// ipod_player
module ipod_player(
    input  logic        clk,
    input  logic        reset,
    input  logic [7:0]  kbd_ascii,
    input  logic        speed_up,
    input  logic        speed_down,
    input  logic        speed_reset,
    input  logic        direction,
    input  logic [31:0] flash_readdata,
    input  logic        flash_readdatavalid,
    output logic        flash_read,
    output logic [3:0]  flash_byteenable,
    output logic [22:0] flash_address,
    output logic [15:0] audio_data,
    output logic        sample_clk
);
clock: 63.2 ns
lec_check: 0
abc_area: 1
cap_margin: 20
core_margin: 2
core_utilization: 62
cts_cluster_size: 99
place_density: 0.41
setup_slack_margin: 5
slew_margin: 20
run.sh (not shown) runs the stock make flow with config.mk's settings and CLKGATE_MAP_FILE=.
The starting point did not get past global routing (5_1_grt) on DPL-0038.
Then changed:
- ABC_AREA: 1 -> default
- CORE_UTILIZATION: 62 -> 38
- CTS_CLUSTER_SIZE: 99 -> default
- PLACE_DENSITY: 0.41 -> default
- clock period: 63.2 -> 93.1 ns (I/O delays scaled with it)
With this change the flow went through all stages and came out clean.
Die area climbs by 71%.
Synthesized area grows by 5.5%.
Synthesized cell count goes down by 7.2%.
Then changed:
- ABC_AREA: default -> 1
- CORE_UTILIZATION: 38 -> 72
- PLACE_DENSITY: default -> 0.41
- clock period: 93.1 -> 104.0 ns (I/O delays scaled with it)
After rerunning: The changed run completed with no timing, DRC or antenna violations; global-route usage rises by 11 points; design area decreases by about 17%; final cell count falls by about 10%; wire length fell by 32%; worst hold slack got worse by 0.028 ns; non-clock buffer count falls by 1077; utilization rose by 30 points; worst setup slack gets better by 4.1 ns; fmax is lower by 7.5%; synthesized cell count went up by about 8%.
Then changed:
- ABC_AREA: 1 -> default
- CORE_UTILIZATION: 72 -> 40
- PLACE_DENSITY: 0.41 -> default
- SETUP_SLACK_MARGIN: 5 -> -2.0
- clock period: 104.0 -> 93.1 ns (I/O delays scaled with it)
=> The changed run completed with no timing, DRC or antenna violations; critical path depth went down by 222; setup slack gets worse by 9.7 ns; via count is higher by 12%; global-route usage went down by 10 points; utilization is lower by 27 points; clock-buffer cell count climbs by 2; cell area increases by 22%.


ipod_player again, from the RTL that the note above started with.
make LEC_CHECK=0 ABC_AREA=0 CAP_MARGIN=5 CELL_PAD_IN_SITES_GLOBAL_PLACEMENT=2 CORE_ASPECT_RATIO=1.01 CORE_MARGIN=9 CORE_UTILIZATION=17 CTS_CLUSTER_DIAMETER=302 CTS_CLUSTER_SIZE=24 GPL_ROUTABILITY_DRIVEN=0 GPL_TIMING_DRIVEN=0 HOLD_SLACK_MARGIN=0.06 MAX_ROUTING_LAYER=met5 PLACE_DENSITY_LB_ADDON=0.08 SETUP_SLACK_MARGIN=-2.0 SLEW_MARGIN=20 TNS_END_PERCENT=45 finish   # period 153.0 ns
Then changed:
==> flow/config.mk (replaced) <==
export PLATFORM = sky130hd
export DESIGN_NAME = ipod_player
export DESIGN_NICKNAME = ipod_player
export VERILOG_FILES = /design/flow/design.v
export SDC_FILE = /design/flow/constraint.sdc
export NUM_CORES = 4
export LEC_CHECK = 0
export CAP_MARGIN = 20
export CORE_MARGIN = 2
export CORE_UTILIZATION = 40
export SETUP_SLACK_MARGIN = 5
export SLEW_MARGIN = 20
==> flow/constraint.sdc (replaced) <==
create_clock -name core_clock -period 93.1 [get_ports {clk}]
set_input_delay 18.6200 -clock core_clock [delete_from_list [all_inputs] [get_ports {clk}]]
set_output_delay 18.6200 -clock core_clock [all_outputs]
set_load 0.01 [all_outputs]
Outcome: Wire length goes down by a quarter to a third; sequential share of layout area is lower by 0.22 points; clock skew decreases by 0.012 ns; flip-flop count is unchanged; die size decreases by well over a third; final cell count came out lower by roughly a tenth; design area rises by a few percent; worst setup slack loses 15 ns; clock-buffer cell count rises by 3.
Then changed:
--- a/flow/config.mk
+++ b/flow/config.mk
@@ -8 +8 @@
-export CAP_MARGIN = 20
+export CAP_MARGIN = 40
@@ -10 +10,3 @@
-export CORE_UTILIZATION = 40
+export CORE_UTILIZATION = 65
+export CTS_CLUSTER_DIAMETER = 38
+export MAX_ROUTING_LAYER = met4
==> flow/constraint.sdc (replaced) <==
create_clock -name core_clock -period 69.2 [get_ports {clk}]
set_input_delay 13.8400 -clock core_clock [delete_from_list [all_inputs] [get_ports {clk}]]
set_output_delay 13.8400 -clock core_clock [all_outputs]
set_load 0.01 [all_outputs]
Outcome: With this change the flow ended with an error in global routing on GRT-0116; synthesized cell count is unchanged; die area shrinks by well over a third; synthesized area is unchanged.
Then changed:
--- a/flow/config.mk
+++ b/flow/config.mk
@@ -8 +8 @@
-export CAP_MARGIN = 40
+export CAP_MARGIN = 20
@@ -10,4 +10,2 @@
-export CORE_UTILIZATION = 65
-export CTS_CLUSTER_DIAMETER = 38
-export MAX_ROUTING_LAYER = met4
-export SETUP_SLACK_MARGIN = 5
+export CORE_UTILIZATION = 70
+export CTS_CLUSTER_DIAMETER = 364
==> flow/constraint.sdc (replaced) <==
create_clock -name core_clock -period 69.0 [get_ports {clk}]
set_input_delay 13.8000 -clock core_clock [delete_from_list [all_inputs] [get_ports {clk}]]
set_output_delay 13.8000 -clock core_clock [all_outputs]
set_load 0.01 [all_outputs]
The new run stopped in clock tree synthesis with DPL-0038.
Synthesized cell count stays the same.
Die size decreases by 7.1%.
Area after synthesis does not change.
Then changed:
--- a/flow/config.mk
+++ b/flow/config.mk
@@ -10,2 +10 @@
-export CORE_UTILIZATION = 70
-export CTS_CLUSTER_DIAMETER = 364
+export CORE_UTILIZATION = 59
==> flow/constraint.sdc (replaced) <==
create_clock -name core_clock -period 67.0 [get_ports {clk}]
set_input_delay 13.4000 -clock core_clock [delete_from_list [all_inputs] [get_ports {clk}]]
set_output_delay 13.4000 -clock core_clock [all_outputs]
set_load 0.01 [all_outputs]
Result: The changed run stopped in global routing (GRT-0116). Synthesized area does not change. Die area goes up by about a fifth. Synthesized cell count is unchanged.
Then changed:
--- a/flow/config.mk
+++ b/flow/config.mk
@@ -7,0 +8 @@
+export ABC_AREA = 1
@@ -10 +11 @@
-export CORE_UTILIZATION = 59
+export CORE_UTILIZATION = 72
==> flow/constraint.sdc (replaced) <==
create_clock -name core_clock -period 63.0 [get_ports {clk}]
set_input_delay 12.6000 -clock core_clock [delete_from_list [all_inputs] [get_ports {clk}]]
set_output_delay 12.6000 -clock core_clock [all_outputs]
set_load 0.01 [all_outputs]
Effect: Now the flow did not get past detailed placement. Synthesized cell count grows by 7.8%. Die area shrinks by 22%. Area after synthesis shrinks by 5.2%.


Starting RTL as in the previous note.
## ipod_player
module ipod_player(
    input  logic        clk,
    input  logic        reset,
    input  logic [7:0]  kbd_ascii,
    input  logic        speed_up,
    input  logic        speed_down,
    input  logic        speed_reset,
    input  logic        direction,
    input  logic [31:0] flash_readdata,
    input  logic        flash_readdatavalid,
    output logic        flash_read,
    output logic [3:0]  flash_byteenable,
    output logic [22:0] flash_address,
    output logic [15:0] audio_data,
    output logic        sample_clk
);
==> flow/config.mk <==
export PLATFORM = sky130hd
export DESIGN_NAME = ipod_player
export DESIGN_NICKNAME = ipod_player
export VERILOG_FILES = /design/flow/design.v
export SDC_FILE = /design/flow/constraint.sdc
export NUM_CORES = 4
export LEC_CHECK = 0
export ABC_AREA = 1
export CAP_MARGIN = 20
export CELL_PAD_IN_SITES_GLOBAL_PLACEMENT = 0
export CORE_ASPECT_RATIO = 1.01
export CORE_MARGIN = 2
export CORE_UTILIZATION = 58
export CTS_CLUSTER_DIAMETER = 302
export GPL_ROUTABILITY_DRIVEN = 1
export MAX_ROUTING_LAYER = met4
export SETUP_SLACK_MARGIN = -2.0
export SLEW_MARGIN = 20
export TNS_END_PERCENT = 5
==> flow/constraint.sdc <==
create_clock -name core_clock -period 63.7 [get_ports {clk}]
set_input_delay 12.7400 -clock core_clock [delete_from_list [all_inputs] [get_ports {clk}]]
set_output_delay 12.7400 -clock core_clock [all_outputs]
set_load 0.01 [all_outputs]
The starting point failed in global routing (5_1_grt) with GRT-0232.
Edit:
- ABC_AREA: 1 -> unset
- CELL_PAD_IN_SITES_GLOBAL_PLACEMENT: 0 -> unset
- CORE_ASPECT_RATIO: 1.01 -> unset
- CORE_UTILIZATION: 58 -> 40
- CTS_CLUSTER_DIAMETER: 302 -> unset
- GPL_ROUTABILITY_DRIVEN: 1 -> unset
- MAX_ROUTING_LAYER: met4 -> unset
- SETUP_SLACK_MARGIN: -2.0 -> 5
- TNS_END_PERCENT: 5 -> unset
- clock period: 63.7 -> 100.0 ns (I/O delays scaled with it)
The changed run completed without violations. Die area grows by 52%. Area after synthesis grows by 5.5%. Synthesized cell count shrinks by 7.2%.
Edit:
- CAP_MARGIN: 20 -> 5
- CORE_ASPECT_RATIO: unset -> 0.5
- CORE_MARGIN: 2 -> 9
- CORE_UTILIZATION: 40 -> 60
- PLACE_DENSITY_LB_ADDON: unset -> 0.01
- SETUP_SLACK_MARGIN: 5 -> -2.0
- TNS_END_PERCENT: unset -> 100
Outcome:
- The new run passed the timing, DRC and antenna checks
- routed wire length drops by a little under a tenth
- design area drops by a few percent
- global-route usage grows by 7.3 points
Edit:
- CAP_MARGIN: 5 -> 20
- CORE_ASPECT_RATIO: 0.5 -> unset
- CORE_UTILIZATION: 60 -> 51
- TNS_END_PERCENT: 100 -> unset
Result: Clock-buffer cell count stays the same; utilization fell by 9.3 points; final area rose slightly; hold slack improved by 28 ps; fmax fell slightly; first-iteration DRC count fell by roughly a tenth; wire length rose by a few percent; global-route usage fell by 3.5 points.
Edit:
- CORE_UTILIZATION: 51 -> 40
- CTS_CLUSTER_DIAMETER: unset -> 391
- CTS_CLUSTER_SIZE: unset -> 15
- PLACE_DENSITY_LB_ADDON: 0.01 -> 0.02
- SETUP_SLACK_MARGIN: -2.0 -> -1.34
What happened: Core utilization falls by 11 points; non-clock buffer count rises by 66; via count hardly moves; final area rises by 1.4%.
